==> job 6429 <==
==> flow/design.v <==
module DECODER(
input  wire [3:2] ALU_FUN,
output reg Arith_Enable,
output reg Logic_Enable,
output reg CMP_Enable, 
output reg Shift_Enable
);
always @(*)
   begin
     Arith_Enable   = 1'b0;
	 Logic_Enable = 1'b0;
	 CMP_Enable   = 1'b0;
	 Shift_Enable = 1'b0;
     case(ALU_FUN)
	     2'b00 : Arith_Enable = 1'b1;
	     2'b01 : Logic_Enable = 1'b1;
	     2'b10 : CMP_Enable   = 1'b1;
	     2'b11 : Shift_Enable = 1'b1;
	  endcase
   end 
 endmodule
module ARITHMETIC_UNIT #(parameter width = 16 , Arith_width = width + width )(
input wire signed [width-1:0] A,
input wire signed [width-1:0] B, 
input wire [1:0] ALU_FUN,
input wire Arith_Enable,
input wire CLK,
input wire RST,
output reg signed [Arith_width-1:0] Arith_OUT,
output reg        Carry_OUT,
output reg        Arith_Flag
);
reg [Arith_width-1:0] Arith_OUT0;
reg                   Carry_OUT0;
reg                   Arith_Flag0;
always @(posedge CLK, negedge RST)
  begin 
    if(!RST)
	 begin
	    Arith_OUT <= 'b0;
		Carry_OUT <= 16'b0;
		Arith_Flag<= 1'b0;
	 end
	else
	 begin
	    Arith_OUT <= Arith_OUT0;
		if(Arith_Enable)
		  Carry_OUT <= Carry_OUT0;
		Arith_Flag<= Arith_Flag0;
	 end
  end
always @(*)
  begin
     if(Arith_Enable)
	 begin
	     Arith_Flag0 = 1'b1;
	     case(ALU_FUN)
		     2'b00 : {Carry_OUT0,Arith_OUT0} = A+B;
			 2'b01 : {Carry_OUT0,Arith_OUT0} = A-B;
			 2'b10 : {Carry_OUT0,Arith_OUT0} = A*B;
			 2'b11 : {Carry_OUT0,Arith_OUT0} = (B == 0) ? 1'sb0 : A/B;
		  endcase
	 end
	 else
	   begin
	     Arith_OUT0  = 'b0;
		 Carry_OUT0  = 1'b0;
		 Arith_Flag0 = 1'b0;
	   end
  end
endmodule
module LOGIC_UNIT #(parameter width = 16 , Logic_width = width)(
input wire  [width-1:0] A,
input wire  [width-1:0] B, 
input wire [1:0] ALU_FUN,
input wire Logic_Enable,
input wire CLK,
input wire RST,
output reg [Logic_width-1:0] Logic_OUT,
output reg         Logic_Flag
);
reg [Logic_width-1:0] Logic_OUT0; 
reg                   Logic_Flag0 ;
always @(posedge CLK, negedge RST)
  begin
    if(!RST)
	 begin
	    Logic_OUT <= 'b0;
		Logic_Flag<= 1'b0;
	 end
	else
	 begin
	  Logic_OUT <= Logic_OUT0;
		Logic_Flag<= Logic_Flag0;
	 end
  end
always @(*)
  begin
     if(Logic_Enable)
	 begin
	     Logic_Flag0 = 1'b1;
	     case(ALU_FUN)
		   2'b00 : Logic_OUT0 = A&B;
			 2'b01 : Logic_OUT0 = A|B;
			 2'b10 : Logic_OUT0 = ~(A&B);
			 2'b11 : Logic_OUT0 = ~(A|B);
		  endcase
	 end
	 else
	   begin
	     Logic_OUT0  = 'b0;
		 Logic_Flag0 = 1'b0;
	   end
  end
endmodule
module CMP_UNIT #(parameter width = 16 , CMP_width   = width )(
input wire  [width-1:0] A,
input wire  [width-1:0] B, 
input wire [1:0] ALU_FUN,
input wire CMP_Enable,
input wire CLK,
input wire RST,
output reg [CMP_width-1:0] CMP_OUT,
output reg         CMP_Flag
);
reg [CMP_width-1:0] CMP_OUT0;
reg                 CMP_Flag0 ;
reg [CMP_width-1:0] EQ ;
reg [CMP_width-1:0] GR ; 
reg [CMP_width-1:0] LW;
always @(posedge CLK , negedge RST)
  begin
    if(!RST)
	 begin
	    CMP_OUT <= 'b0;
		CMP_Flag<= 1'b0;
	 end
	else
	 begin
	    CMP_OUT <= CMP_OUT0;
		CMP_Flag<= CMP_Flag0;
	 end
  end
always @(*)
  begin
     if(A==B)
       EQ ='b1;
     else 
       EQ ='b0;
     if(A>B)
       GR ='b10;
     else 
       GR ='b0;
     if(A<B)
       LW ='b11;
     else 
       LW ='b0;
     if(CMP_Enable)
	   begin
	     CMP_Flag0 = 1'b1;
	     case(ALU_FUN)
		     2'b00 : CMP_OUT0 = 'b0;
			 2'b01 : CMP_OUT0 = EQ;
			 2'b10 : CMP_OUT0 = GR;
			 2'b11 : CMP_OUT0 = LW;
		  endcase
	   end
	 else
	   begin
	     CMP_OUT0  = 'b0;
		 CMP_Flag0 = 1'b0;
	   end
  end
endmodule
module SHIFT_UNIT #(parameter width = 16 , Shift_width = width)(
input wire  [width-1:0] A,
input wire  [width-1:0] B, 
input wire [1:0] ALU_FUN,
input wire Shift_Enable,
input wire CLK,
input wire RST,
output reg [Shift_width-1:0] Shift_OUT,
output reg         Shift_Flag
);
reg [Shift_width-1:0] Shift_OUT0;
reg                   Shift_Flag0 ;
always @(posedge CLK, negedge RST)
  begin
    if(!RST)
	 begin
	    Shift_OUT <= 'b0;
		Shift_Flag<= 1'b0;
	 end
	else
	 begin
	    Shift_OUT <= Shift_OUT0;
		Shift_Flag<= Shift_Flag0;
	 end
  end
always @(*)
  begin
     if(Shift_Enable)
	 begin
	     Shift_Flag0 = 1'b1;
	     case(ALU_FUN)
		     2'b00 : Shift_OUT0 = A>>1'b1;
			 2'b01 : Shift_OUT0 = A<<1'b1;
			 2'b10 : Shift_OUT0 = B>>1'b1;
			 2'b11 : Shift_OUT0 = B<<1'b1;
		  endcase
	 end
	 else
	   begin
	     Shift_OUT0  = 'b0;
		 Shift_Flag0 = 1'b0;
	   end
  end
endmodule
module ALU_Top #(parameter width = 16 ,
                   Arith_width = width + width ,
                   Logic_width = width,	
                   CMP_width   = width,
                   Shift_width = width)(
input wire [width-1:0] A,
input wire [width-1:0] B,
input wire CLK,
input wire RST,
input wire [3:0] ALU_FUN,
output wire [Arith_width-1:0]  Arith_OUT,
output wire                    Carry_OUT,
output wire                    Arith_Flag,
output wire [Logic_width-1:0]  Logic_OUT,  
output wire                    Logic_Flag,
output wire [CMP_width-1:0]    CMP_OUT,    
output wire                    CMP_Flag,
output wire [Shift_width-1:0]  Shift_OUT,
output wire                    Shift_Flag
);
wire Arith_Enable ,Logic_Enable , CMP_Enable , Shift_Enable;
DECODER u_decoder(
.ALU_FUN(ALU_FUN[3:2]),
.Arith_Enable(Arith_Enable),
.Logic_Enable(Logic_Enable),
.CMP_Enable(CMP_Enable),
.Shift_Enable(Shift_Enable)
);
ARITHMETIC_UNIT #(.width(width),.Arith_width(Arith_width)) u_arithmatic(
.A(A),
.B(B),
.ALU_FUN(ALU_FUN[1:0]),
.CLK(CLK),
.RST(RST),
.Arith_Enable(Arith_Enable),
.Arith_OUT(Arith_OUT),
.Carry_OUT(Carry_OUT),
.Arith_Flag(Arith_Flag)
);
LOGIC_UNIT #(.width(width),.Logic_width(Logic_width)) u_logic(
.A(A),
.B(B),
.ALU_FUN(ALU_FUN[1:0]),
.CLK(CLK),
.RST(RST),
.Logic_Enable(Logic_Enable),
.Logic_OUT(Logic_OUT),
.Logic_Flag(Logic_Flag)
);
CMP_UNIT #(.width(width),.CMP_width(CMP_width)) u_cmp(
.A(A),
.B(B),
.ALU_FUN(ALU_FUN[1:0]),
.CLK(CLK),
.RST(RST),
.CMP_Enable(CMP_Enable),
.CMP_OUT(CMP_OUT),
.CMP_Flag(CMP_Flag)
);
SHIFT_UNIT #(.width(width),.Shift_width(Shift_width)) u_shift(
.A(A),
.B(B),
.ALU_FUN(ALU_FUN[1:0]),
.CLK(CLK),
.RST(RST),
.Shift_Enable(Shift_Enable),
.Shift_OUT(Shift_OUT),
.Shift_Flag(Shift_Flag)
);
endmodule
==> flow/run.sh <==
#!/bin/bash
# the make line also repeats each setting of config.mk as NAME=value (left out here)
make -C /OpenROAD-flow-scripts/flow DESIGN_CONFIG=/design/flow/config.mk WORK_HOME=/design/flow/orfs CLKGATE_MAP_FILE= finish
==> flow/config.mk <==
export PLATFORM = sky130hd
export DESIGN_NAME = ALU_Top
export DESIGN_NICKNAME = ALU_Top
export VERILOG_FILES = /design/flow/design.v
export SDC_FILE = /design/flow/constraint.sdc
export NUM_CORES = 4
export LEC_CHECK = 0
export ABC_AREA = 0
export CAP_MARGIN = 20
export CORE_ASPECT_RATIO = 1.83
export CORE_MARGIN = 6
export CORE_UTILIZATION = 56
export CTS_CLUSTER_DIAMETER = 156
export CTS_CLUSTER_SIZE = 18
export GPL_TIMING_DRIVEN = 0
export MIN_ROUTING_LAYER = met2
export SLEW_MARGIN = 25
export TNS_END_PERCENT = 50
==> flow/constraint.sdc <==
create_clock -name core_clock -period 68.8 [get_ports {CLK}]
set_input_delay 13.7600 -clock core_clock [delete_from_list [all_inputs] [get_ports {CLK}]]
set_output_delay 13.7600 -clock core_clock [all_outputs]
set_load 0.01 [all_outputs]
==> inputs of job 7845, as changes to job 6429 <==
Settings changed: ABC_AREA 0 to 1, CORE_ASPECT_RATIO 1.83 to unset, CORE_MARGIN 6 to 2, CORE_UTILIZATION 56 to 72, CTS_CLUSTER_DIAMETER 156 to unset, CTS_CLUSTER_SIZE 18 to 10, GPL_TIMING_DRIVEN 0 to unset, MIN_ROUTING_LAYER met2 to unset, PLACE_DENSITY set to 0.37, SLEW_MARGIN 25 to 20, TNS_END_PERCENT 50 to unset.
==> flow/constraint.sdc (replaced) <==
create_clock -name core_clock -period 41.7 [get_ports {CLK}]
set_input_delay 8.3400 -clock core_clock [delete_from_list [all_inputs] [get_ports {CLK}]]
set_output_delay 8.3400 -clock core_clock [all_outputs]
set_load 0.01 [all_outputs]
==> inputs of job 5132, as changes to job 6429 <==
Settings changed: ABC_AREA 0 to 1, CORE_ASPECT_RATIO 1.83 to unset, CORE_MARGIN 6 to 2, CORE_UTILIZATION 56 to 69, CTS_CLUSTER_DIAMETER 156 to unset, CTS_CLUSTER_SIZE 18 to unset, GPL_TIMING_DRIVEN 0 to unset, MIN_ROUTING_LAYER met2 to unset, SLEW_MARGIN 25 to 20, TNS_END_PERCENT 50 to 40.
==> flow/constraint.sdc (replaced) <==
create_clock -name core_clock -period 146.0 [get_ports {CLK}]
set_input_delay 29.2000 -clock core_clock [delete_from_list [all_inputs] [get_ports {CLK}]]
set_output_delay 29.2000 -clock core_clock [all_outputs]
set_load 0.01 [all_outputs]
==> qor summary <==
Routability Congestion: job 6429 1.31; job 5132 0.990; job 7845 1.13
Synthesized cell area: job 6429 46400 µm²; job 5132 44900 µm²; job 7845 44900 µm²
Seq share, synth: job 6429 3.83%; job 5132 3.96%; job 7845 3.96%
Number of buffers inserted during clock tree synthesis: job 6429 9; job 5132 9; job 7845 -
Sinks on Clock Net: job 6429 71; job 5132 71; job 7845 -
Post-CTS setup repair buffer count: job 6429 451; job 5132 0; job 7845 -
Synthesized-area fraction occupied by ao, oa, aoi and oai cells: job 6429 27.2%; job 5132 17.3%; job 7845 17.3%
Run status: job 6429 aborted with a tool error; job 5132 complete, no violations; job 7845 aborted with a tool error
Last stage reached: job 6429 global routing; job 5132 -; job 7845 detailed placement
Yosys chip area: job 6429 46400 µm²; job 5132 44900 µm²; job 7845 44900 µm²
H-tree depth reported by CTS: job 6429 3; job 5132 3; job 7845 -
CTS-repair resized insts: job 6429 839; job 5132 0; job 7845 -
Standard-cell row count: job 6429 142; job 5132 93; job 7845 91
Cell area reported after detailed placement: job 6429 52400 µm²; job 5132 47000 µm²; job 7845 -
DPL Wire Length: job 6429 179000 µm; job 5132 108000 µm; job 7845 -
# hold bufs at CTS: job 6429 0; job 5132 0; job 7845 -
Number of buffers on the longest clock path: job 6429 2; job 5132 2; job 7845 -
Placement Setup Slack: job 6429 -27.88 ns; job 5132 29.98 ns; job 7845 -
Die Wd: job 6429 225 µm; job 5132 259 µm; job 7845 254 µm
Cell Count Post-Placement: job 6429 7687; job 5132 7995; job 7845 -
Cell count in the Yosys report: job 6429 6281; job 5132 6984; job 7845 6984


==> build 31 <==
Starts from the design.v that is shown in full above.
==> flow/config.mk <==
export PLATFORM = sky130hd
export DESIGN_NAME = ALU_Top
export DESIGN_NICKNAME = ALU_Top
export VERILOG_FILES = /design/flow/design.v
export SDC_FILE = /design/flow/constraint.sdc
export NUM_CORES = 4
export LEC_CHECK = 0
export CAP_MARGIN = 20
export CORE_MARGIN = 2
export CORE_UTILIZATION = 40
export SLEW_MARGIN = 20
==> flow/constraint.sdc <==
create_clock -name core_clock -period 95.0 [get_ports {CLK}]
set_input_delay 19.0000 -clock core_clock [delete_from_list [all_inputs] [get_ports {CLK}]]
set_output_delay 19.0000 -clock core_clock [all_outputs]
set_load 0.01 [all_outputs]
run.sh (not shown) runs the stock make flow with config.mk's settings and CLKGATE_MAP_FILE=.
==> build 84 (differences from build 31) <==
--- a/flow/config.mk
+++ b/flow/config.mk
@@ -6,6 +6,14 @@
 export NUM_CORES = 4
 export LEC_CHECK = 0
 export CAP_MARGIN = 20
-export CORE_MARGIN = 2
+export CELL_PAD_IN_SITES_DETAIL_PLACEMENT = 2
+export CELL_PAD_IN_SITES_GLOBAL_PLACEMENT = 1
+export CORE_ASPECT_RATIO = 1.42
+export CORE_MARGIN = 10
 export CORE_UTILIZATION = 40
+export CTS_CLUSTER_DIAMETER = 329
+export CTS_CLUSTER_SIZE = 83
+export GPL_TIMING_DRIVEN = 0
+export MIN_ROUTING_LAYER = met2
 export SLEW_MARGIN = 20
+export TNS_END_PERCENT = 70
==> flow/constraint.sdc (replaced) <==
create_clock -name core_clock -period 96.2 [get_ports {CLK}]
set_input_delay 19.2400 -clock core_clock [delete_from_list [all_inputs] [get_ports {CLK}]]
set_output_delay 19.2400 -clock core_clock [all_outputs]
set_load 0.01 [all_outputs]
==> git commit body <==
Refresh implementation metrics

- Before CTS, the worst setup slack after placement is -28.75 ns.
* Floorplan Utilization: approximately two fifths
- Tool error message: [ERROR GRT-0232] Routing congestion too high. Check the congestion heatmap in the GUI.
- Core area: 0.115 sq mm
* Detail Placement HPWL: 217000 microns
- It got as far as global routing and failed there.
- The flow did not finish.
- Global routing used 0% of the available met1 tracks.
- Measured along the x axis, the die boundary spans 306 microns.
* Number of core rows: 148
- Post-CTS repair timing setup buffer count: 60
* Number of cells upsized or downsized after cts: 488
- Total placed cells including tap cells: 8116
[end of results for build 84]
==> git commit body <==
Log flow metrics for this revision

- Post-CTS repair timing setup buffer count: 0
- Routing resource usage on met1 recorded by global route was 44.2%.
- Setup slack on the worst path after placement came out at -2.02 ns.
- The flow ran to the end and the layout has no timing, DRC or antenna violations.
- Including well taps, the total number of placed cells is approximately 8600.
- For this configuration, the core starts out at a cell density of 40.4%.
* Detail Placement HPWL: 154000 microns
* Number of core rows: approximately 120
- Per the OpenROAD floorplan log, the width of the die is 345 microns.
[end of results for build 31]


==> run a: inputs <==
Starts from the design.v that is shown in full above.
clock: 154.0 ns
lec_check: 0
cap_margin: 0
cell_pad_in_sites_detail_placement: 0
core_aspect_ratio: 1.91
core_margin: 2
core_utilization: 23
cts_cluster_diameter: 331
cts_cluster_size: 100
gpl_timing_driven: 1
place_density: 0.67
slew_margin: 5
tns_end_percent: 20
==> run b: changes against run a <==
==> flow/config.mk (replaced) <==
export PLATFORM = sky130hd
export DESIGN_NAME = ALU_Top
export DESIGN_NICKNAME = ALU_Top
export VERILOG_FILES = /design/flow/design.v
export SDC_FILE = /design/flow/constraint.sdc
export NUM_CORES = 4
export LEC_CHECK = 0
export CAP_MARGIN = 20
export CORE_MARGIN = 2
export CORE_UTILIZATION = 53
export SLEW_MARGIN = 20
==> flow/constraint.sdc (replaced) <==
create_clock -name core_clock -period 76.9 [get_ports {CLK}]
set_input_delay 15.3800 -clock core_clock [delete_from_list [all_inputs] [get_ports {CLK}]]
set_output_delay 15.3800 -clock core_clock [all_outputs]
set_load 0.01 [all_outputs]
==> results.txt <==
Notes on the flow outputs.

- The flow ran to the end and the layout has no timing, DRC or antenna violations.
- The detailed route wirelength on metal2 reads 106000 um.
- The pin slew with the least headroom to its limit is 1.43 ns.
- The post-route cell area is 0.0518 sq mm.
- Setup total negative slack on the finished layout was measured at 0 ns.
- The starting density of the core is 23.2%.
- The worst setup slack for register-to-register paths is roughly 150 ns.
- The area growth from synthesis to layout is 11.7%.
# the run above: run a

==> results.txt <==
Notes on the flow outputs.

- The run finished, with violations left.
- A clean result was blocked by max-capacitance violations, max-slew violations, negative setup slack.
- Setup slack on the worst reg-to-reg path comes out at 76.08 ns.
- The setup TNS after final layout reads -86.87 ns.
- The max-slew violation total from the final report reads 6.
- The final setup slack of the worst path is -2.96 ns.
- The reported max-cap violation count reads 1.
- The starting density of the core reads 53.5%.
- The post-route cell area is roughly 0.075 sq mm.
- The area growth from synthesis to layout is 61.9%.
- The routed design uses 103000 um of met2 wire.
- The number of failing setup endpoints in the final timing report is 33.
# the run above: run b

